==> branch zinc <==
// boron_dec
module boron_dec (
    input  clk, rst, start, input [63:0] plain_text, input [79:0] master_key,
    output reg done, output reg [63:0] cipher_text
);
export LEC_CHECK = 0
export ABC_AREA = 0
export CAP_MARGIN = 20
export CORE_ASPECT_RATIO = 1.0
export CORE_MARGIN = 2
export CORE_UTILIZATION = 70
export CTS_CLUSTER_DIAMETER = 127
export CTS_CLUSTER_SIZE = 18
export GPL_ROUTABILITY_DRIVEN = 0
export GPL_TIMING_DRIVEN = 1
export HOLD_SLACK_MARGIN = -0.09
export MAX_ROUTING_LAYER = met5
export SETUP_SLACK_MARGIN = -0.18
export SLEW_MARGIN = 30
export TNS_END_PERCENT = 50
create_clock -name core_clock -period 2.6 [get_ports {clk}]
run.sh (not shown) runs the stock make flow with config.mk's settings and CLKGATE_MAP_FILE=.
==> branch xenon: changes against branch zinc <==
- ABC_AREA: 0 -> default
- CORE_ASPECT_RATIO: 1.0 -> default
- CORE_UTILIZATION: 70 -> 57
- CTS_CLUSTER_DIAMETER: 127 -> default
- CTS_CLUSTER_SIZE: 18 -> default
- GPL_ROUTABILITY_DRIVEN: 0 -> default
- GPL_TIMING_DRIVEN: 1 -> default
- HOLD_SLACK_MARGIN: -0.09 -> default
- MAX_ROUTING_LAYER: met5 -> default
- SETUP_SLACK_MARGIN: -0.18 -> default
- SLEW_MARGIN: 30 -> 20
- TNS_END_PERCENT: 50 -> default
==> flow/constraint.sdc (replaced) <==
create_clock -name core_clock -period 2.57 [get_ports {clk}]
set_input_delay 0.5140 -clock core_clock [delete_from_list [all_inputs] [get_ports {clk}]]
set_output_delay 0.5140 -clock core_clock [all_outputs]
set_load 0.01 [all_outputs]
==> impl_metrics.py <==
# Synthesis and PnR figures
metrics = {
    "sta": {
        "setup_viol": 9,
        "min_period_ns": 2.652,
        "finalWorstSetupSlack_ns": -0.08228,
        "worstMarginPinSlew_ns": 0.9433,
    },
    "status": {
        "violations": "setup timing",
        "outcome": "finished with violations",
    },
    "pwr": {
        "pwr-share-seq_pct": 34.5,
    },
    "clock_tree": {
        "post_cts_buffers": 18,
    },
}
the above is filed under branch xenon

==> impl_metrics.py <==
# Synthesis and PnR figures
metrics = {
    "status": {
        "outcome": "finished with violations",
        "violations": "setup timing",
    },
    "sta": {
        "worstMarginPinSlew_ns": 0.8535,
        "finalWorstSetupSlack_ns": -0.1697,
        "setup_viol": 27,
        "min_period_ns": 2.770,
    },
    "pwr": {
        "power_top_consumer": "combinational logic",
        "pwr-share-seq_pct": 39.2,
    },
    "critical_path": {
        "cp-start-kind": "flip-flop",
        "r2r-start": "reg_round_counter[1]$_DFFE_PP_",
        "reg2reg_to": "dks.sb.o_sb[1]$_DFF_P_",
    },
    "yosys": {
        "top_cells_by_area": "edfxtp_1, ha_1, xnor2_1",
        "synth-adder-area-share_pct": 10.34,
    },
}
the above is filed under branch zinc


* * *

==> 12-09: inputs <==
==> flow/design.v <==
module s_box (
    input [3:0] i_sb, output [3:0] o_sb
);
    assign o_sb[0] = (!i_sb[3]&!i_sb[2]&i_sb[1]) | (!i_sb[2]&i_sb[1]&i_sb[0]) 
    | (!i_sb[3]&i_sb[2]&!i_sb[1]) | (i_sb[2]&!i_sb[1]&i_sb[0]) | 
    (i_sb[3]&!i_sb[2]&!i_sb[1]&!i_sb[0]) | (i_sb[3]&i_sb[2]&i_sb[1]&!i_sb[0]);
    assign o_sb[1] = (!i_sb[3]&!i_sb[2]&!i_sb[0]) | (!i_sb[3]&!i_sb[1]&!i_sb[0]) | (i_sb[2]&i_sb[1]&i_sb[0]) 
| (i_sb[3]&!i_sb[2]&i_sb[0]) | (i_sb[3]&i_sb[2]&i_sb[1]);
    assign o_sb[2] = (!i_sb[3]&!i_sb[2]&!i_sb[1]) | (!i_sb[2]&!i_sb[1]&!i_sb[0]) | (!i_sb[3]&i_sb[2]&!i_sb[0]) 
| (i_sb[3]&i_sb[1]&i_sb[0]) | (i_sb[3]&i_sb[2]&i_sb[0]);
    assign o_sb[3] = (!i_sb[3]&!i_sb[2]&!i_sb[0]) | (!i_sb[3]&i_sb[1]&!i_sb[0]) | (!i_sb[3]&i_sb[2]&i_sb[0]) 
| (i_sb[3]&!i_sb[1]&!i_sb[0]) | (i_sb[3]&!i_sb[2]&i_sb[1]&i_sb[0]);
endmodule
module block_shuffle (
    input [15:0] i_bs, output [15:0] o_bs
);
    assign o_bs = {i_bs[7:4], i_bs[3:0], i_bs[15:12], i_bs[11:8]};
endmodule
module round_permutation #(
    parameter [5:0] shift = 5'b0000,
    parameter [7:0] data_length = 8'd16
)(
    input [data_length - 1:0] i_rp,  output [data_length - 1:0] o_rp
); 
assign o_rp = (i_rp << shift) | (i_rp >> (data_length - shift));
endmodule
module key_scheduler (
    input clk, rst, input [4:0] round_counter, input [79:0] i_ks_oldkey, output [79:0] o_ks_newkey 
);
    wire [79:0] level_shift;
    wire [79:0] level_sbox;
    wire [4:0] xor_rc;
    round_permutation #(.shift(13), .data_length(80)) rp (.i_rp(i_ks_oldkey), .o_rp(level_shift));
    s_box sb(.i_sb(level_shift[3:0]), .o_sb(level_sbox[3:0]));
    assign level_sbox[79:4] = level_shift[79:4];
    assign xor_rc = level_sbox[63:59]^(round_counter -1);
    assign o_ks_newkey = {level_sbox[79:64], xor_rc, level_sbox[58:0]};
endmodule
module dec_s_box (
    input [3:0] i_sb, output reg [3:0] o_sb 
);
    always @(*) begin
        case(i_sb)
        4'h0: o_sb = 4'hA;
        4'h1: o_sb = 4'h3;
        4'h2: o_sb = 4'h9;
        4'h3: o_sb = 4'hE;
        4'h4: o_sb = 4'h1;
        4'h5: o_sb = 4'hD;
        4'h6: o_sb = 4'hF;
        4'h7: o_sb = 4'h4;
        4'h8: o_sb = 4'hC;
        4'h9: o_sb = 4'h5;
        4'hA: o_sb = 4'h7;
        4'hB: o_sb = 4'h2;
        4'hC: o_sb = 4'h6;
        4'hD: o_sb = 4'h8;
        4'hE: o_sb = 4'h0;
        4'hF: o_sb = 4'hB;
        endcase
    end
endmodule
module dec_block_shuffle (
    input [15:0] i_bs, output [15:0] o_bs
);
    block_shuffle bs (i_bs, o_bs);
endmodule
module dec_round_permutation #(
    parameter [5:0] shift = 5'b0000,
    parameter [7:0] data_length = 8'd16
)(
    input [data_length - 1:0] i_rp,  output [data_length - 1:0] o_rp
); 
    assign o_rp = (i_rp >> shift) | (i_rp << (data_length - shift));
endmodule
module dec_XOR_layer (
    input [63:0] i_xor, output [63:0] o_xor
);
    assign o_xor = {(i_xor[63:48]^i_xor[47:32]), (i_xor[47:32]^i_xor[31:16]^i_xor[15:0]),(i_xor[63:48]^i_xor[47:32]^i_xor[31:16]), (i_xor[31:16]^i_xor[15:0])};
endmodule
module dec_permutation_layer (
    input [63:0] i_pl, output [63:0] o_pl
);
    wire [63:0] rp2bs;
    wire [63:0] xor2rp;
    dec_XOR_layer xl(.i_xor(i_pl), .o_xor(xor2rp));
            dec_round_permutation #(.shift(1), .data_length(16)) rp0(.i_rp(xor2rp[(16*0 + 15):16*0]), .o_rp(rp2bs[15:0]));
            dec_round_permutation #(.shift(4), .data_length(16)) rp1(.i_rp(xor2rp[(16*1 + 15):16*1]), .o_rp(rp2bs[(16 + 15):16*1]));
            dec_round_permutation #(.shift(7), .data_length(16)) rp2(.i_rp(xor2rp[(16*2 + 15):16*2]), .o_rp(rp2bs[(16*2 + 15):16*2]));
            dec_round_permutation #(.shift(9), .data_length(16)) rp3(.i_rp(xor2rp[(16*3 + 15):16*3]), .o_rp(rp2bs[(16*3 + 15):16*3]));
    genvar i;
    generate
        for (i = 0; i < 4; i = i +1 ) begin
            dec_block_shuffle bs(.i_bs(rp2bs[(16*i + 15):16*i]), .o_bs(o_pl[(16*i + 15):16*i]));
        end
    endgenerate
endmodule
module dec_add_round_key (
    input [63:0] i_ark_cipher, input [63:0] i_ark_key,
    output [63:0] o_ark_msg
);
    wire [63:0] sb2xor;
    wire [63:0] pl2sb;
    dec_permutation_layer pl(.i_pl(i_ark_cipher), .o_pl(pl2sb));
    genvar j;
    generate    
    for(j=0; j < 16; j = j + 1) begin
            dec_s_box sb(.i_sb(pl2sb[(4*j + 3):4*j]), .o_sb(sb2xor[(4*j + 3):4*j]));
        end
    endgenerate
    assign o_ark_msg = i_ark_key ^ sb2xor;
endmodule
module dec_key_scheduler (
    input clk, rst, input [4:0] round_counter, input [79:0] i_ks_oldkey, output [79:0] o_ks_newkey 
);
    wire [79:0] level_shift;
    wire [79:0] level_sbox;
    wire [4:0] xor_rc;
    assign {level_sbox[79:64], xor_rc, level_sbox[58:0]} = i_ks_oldkey;
    assign level_sbox[63:59] = xor_rc ^(round_counter -1);
    assign level_shift[79:4] = level_sbox[79:4];
    dec_s_box sb(.i_sb(level_sbox[3:0]), .o_sb(level_shift[3:0]));
    dec_round_permutation #(.shift(13), .data_length(80)) rp (.i_rp(level_shift), .o_rp(o_ks_newkey));
endmodule
module boron_dec (
    input  clk, rst, start, input [63:0] plain_text, input [79:0] master_key,
    output reg done, output reg [63:0] cipher_text
);
    parameter IDLE = 3'b000, KEYGEN = 3'b011, ROUND = 3'b001;
    reg [2:0] reg_sm_main;
    reg [4:0] reg_round_counter;
    reg [63:0] reg_plaintext;
    wire [63:0] reg_nextplaintext;
    reg [79:0] reg_key;
    wire [79:0] reg_nextkey, dec_reg_nextkey;
    key_scheduler ks(.clk(clk), .rst(rst), .round_counter(reg_round_counter), .i_ks_oldkey(reg_key), .o_ks_newkey(reg_nextkey));
    dec_key_scheduler dks(.clk(clk), .rst(rst), .round_counter(reg_round_counter), .i_ks_oldkey(reg_key), .o_ks_newkey(dec_reg_nextkey));
    dec_add_round_key ark(.i_ark_cipher(reg_plaintext), .i_ark_key(dec_reg_nextkey[63:0]), .o_ark_msg(reg_nextplaintext));
    always @(posedge clk ) begin
        if(!rst) begin
            reg_sm_main <= IDLE;
            done <= 1'b0;
        end
        else begin
            done <= 1'b0;
            case (reg_sm_main)
                IDLE:  
                    if(start) begin
                        reg_plaintext <= plain_text;
                        reg_key <= master_key;
                        reg_sm_main <= KEYGEN;
                        reg_round_counter <= 5'd1;
                    end
                    else
                        reg_sm_main <= IDLE;
                KEYGEN:
                    if(reg_round_counter < 25) begin
                        reg_key <= reg_nextkey;
                        reg_round_counter <= reg_round_counter + 1;
                        reg_sm_main <= KEYGEN;
                    end else begin
                        reg_sm_main <= ROUND;
                        reg_plaintext <= (reg_nextkey[63:0] ^ reg_plaintext);
                        reg_key <= reg_nextkey;
                    end
                ROUND:
                    if(reg_round_counter > 1) begin
                        reg_plaintext <= reg_nextplaintext;
                        reg_key <= dec_reg_nextkey;
                        reg_round_counter <= reg_round_counter - 1;
                        reg_sm_main <= ROUND;
                    end
                    else begin
                        cipher_text <= reg_nextplaintext;
                        done <= 1'b1;
                        reg_sm_main <= IDLE;
                    end
                default:
                    reg_sm_main <= IDLE;
            endcase
        end
    end
endmodule
==> flow/run.sh <==
#!/bin/bash
# the make line also repeats each setting of config.mk as NAME=value (left out here)
make -C /OpenROAD-flow-scripts/flow DESIGN_CONFIG=/design/flow/config.mk WORK_HOME=/design/flow/orfs CLKGATE_MAP_FILE= finish
==> flow/config.mk <==
export PLATFORM = sky130hd
export DESIGN_NAME = boron_dec
export DESIGN_NICKNAME = boron_dec
export VERILOG_FILES = /design/flow/design.v
export SDC_FILE = /design/flow/constraint.sdc
export NUM_CORES = 4
export LEC_CHECK = 0
export ABC_AREA = 0
export CAP_MARGIN = 20
export CORE_ASPECT_RATIO = 1.79
export CORE_MARGIN = 9
export CORE_UTILIZATION = 29
export CTS_CLUSTER_DIAMETER = 170
export GPL_ROUTABILITY_DRIVEN = 0
export GPL_TIMING_DRIVEN = 1
export MAX_ROUTING_LAYER = met5
export PLACE_DENSITY_LB_ADDON = 0.03
export SETUP_SLACK_MARGIN = 0.43
export SLEW_MARGIN = 20
export TNS_END_PERCENT = 50
==> flow/constraint.sdc <==
create_clock -name core_clock -period 2.11 [get_ports {clk}]
set_input_delay 0.4220 -clock core_clock [delete_from_list [all_inputs] [get_ports {clk}]]
set_output_delay 0.4220 -clock core_clock [all_outputs]
set_load 0.01 [all_outputs]
==> inputs of 09-01, as changes to 12-09 <==
- ABC_AREA: 0 -> unset
- CORE_ASPECT_RATIO: 1.79 -> unset
- CORE_MARGIN: 9 -> 2
- CORE_UTILIZATION: 29 -> 70
- CTS_CLUSTER_DIAMETER: 170 -> 31
- CTS_CLUSTER_SIZE: unset -> 32
- GPL_ROUTABILITY_DRIVEN: 0 -> unset
- GPL_TIMING_DRIVEN: 1 -> unset
- HOLD_SLACK_MARGIN: unset -> -0.09
- MAX_ROUTING_LAYER: met5 -> unset
- PLACE_DENSITY_LB_ADDON: 0.03 -> unset
- SETUP_SLACK_MARGIN: 0.43 -> unset
- TNS_END_PERCENT: 50 -> unset
==> flow/constraint.sdc (replaced) <==
create_clock -name core_clock -period 3.73 [get_ports {clk}]
set_input_delay 0.7460 -clock core_clock [delete_from_list [all_inputs] [get_ports {clk}]]
set_output_delay 0.7460 -clock core_clock [all_outputs]
set_load 0.01 [all_outputs]
==> inputs of 05-19, as changes to 12-09 <==
- ABC_AREA: 0 -> unset
- CORE_ASPECT_RATIO: 1.79 -> 0.74
- CORE_MARGIN: 9 -> 2
- CORE_UTILIZATION: 29 -> 40
- CTS_CLUSTER_DIAMETER: 170 -> unset
- GPL_ROUTABILITY_DRIVEN: 0 -> unset
- GPL_TIMING_DRIVEN: 1 -> 0
- MAX_ROUTING_LAYER: met5 -> unset
- PLACE_DENSITY_LB_ADDON: 0.03 -> unset
- SETUP_SLACK_MARGIN: 0.43 -> 0.89
- TNS_END_PERCENT: 50 -> unset
==> flow/constraint.sdc (replaced) <==
create_clock -name core_clock -period 5.0 [get_ports {clk}]
set_input_delay 1.0000 -clock core_clock [delete_from_list [all_inputs] [get_ports {clk}]]
set_output_delay 1.0000 -clock core_clock [all_outputs]
set_load 0.01 [all_outputs]
==> qor summary <==
| quantity | 12-09 | 09-01 | 05-19 |
|---|---|---|---|
| Part of the cycle the worst path needs | 126% | 86.0% | 70.7% |
| Worst Slack Setup Final | -0.553 ns | 0.522 ns | 1.46 ns |
| Share of final layout cell area taken by non-clock buffers | 26.4% | 12.2% | 13.7% |
| Worst min path class | input port to register | register to register | register to register |
| Number of global-route vias before repair | 13300 | 11900 | 11100 |
| Maximum fanout encountered on the critical timing path | 5 | 9 | 5 |
| Proportion of power drawn by the clock network | 24.9% | 41.0% | 28.1% |
| Cell Pwr Density | 817 nW/um^2 | 543 nW/um^2 | 344 nW/um^2 |
| Met3 Resource Use GR | 2.75% | 10.2% | 4.78% |
| Setup repair after global routing missed its margin | true | false | false |
| CTS buffer count | 26 | 46 | 25 |
| Critical path data arrival time | 3.17 ns | 3.49 ns | 3.85 ns |
| Register fraction of the total cell area | 26.0% | 34.9% | 35.5% |
| Final Util | 50.1% | 90.0% | 50.8% |
| Worst slack after detailed placement | -0.739 ns | 0.369 ns | 1.02 ns |
| Area enclosed by the die boundary | 59700 um^2 | 22300 um^2 | 38500 um^2 |
| Standard cell with the maximum stage delay on the critical path | edfxtp_1 | edfxtp_1 | xnor2_1 |
| Summed area of non-filler cells in the final layout | 25200 um^2 | 18800 um^2 | 18400 um^2 |
| Setup total negative slack | -66.48 ns | 0 ns | 0 ns |
| Cts repair resizes | 309 | 0 | 0 |
| Post-layout net count | 2173 | 1755 | 1782 |
| Result of the run | failed layout checks | finished clean | finished clean |
| Reasons for failing layout checks | negative setup slack | - | - |
| Initial standard-cell utilization of the core | 29.3% | 70.6% | 40.6% |
Power figures rest on the tool's default switching activity, not on a simulated workload.
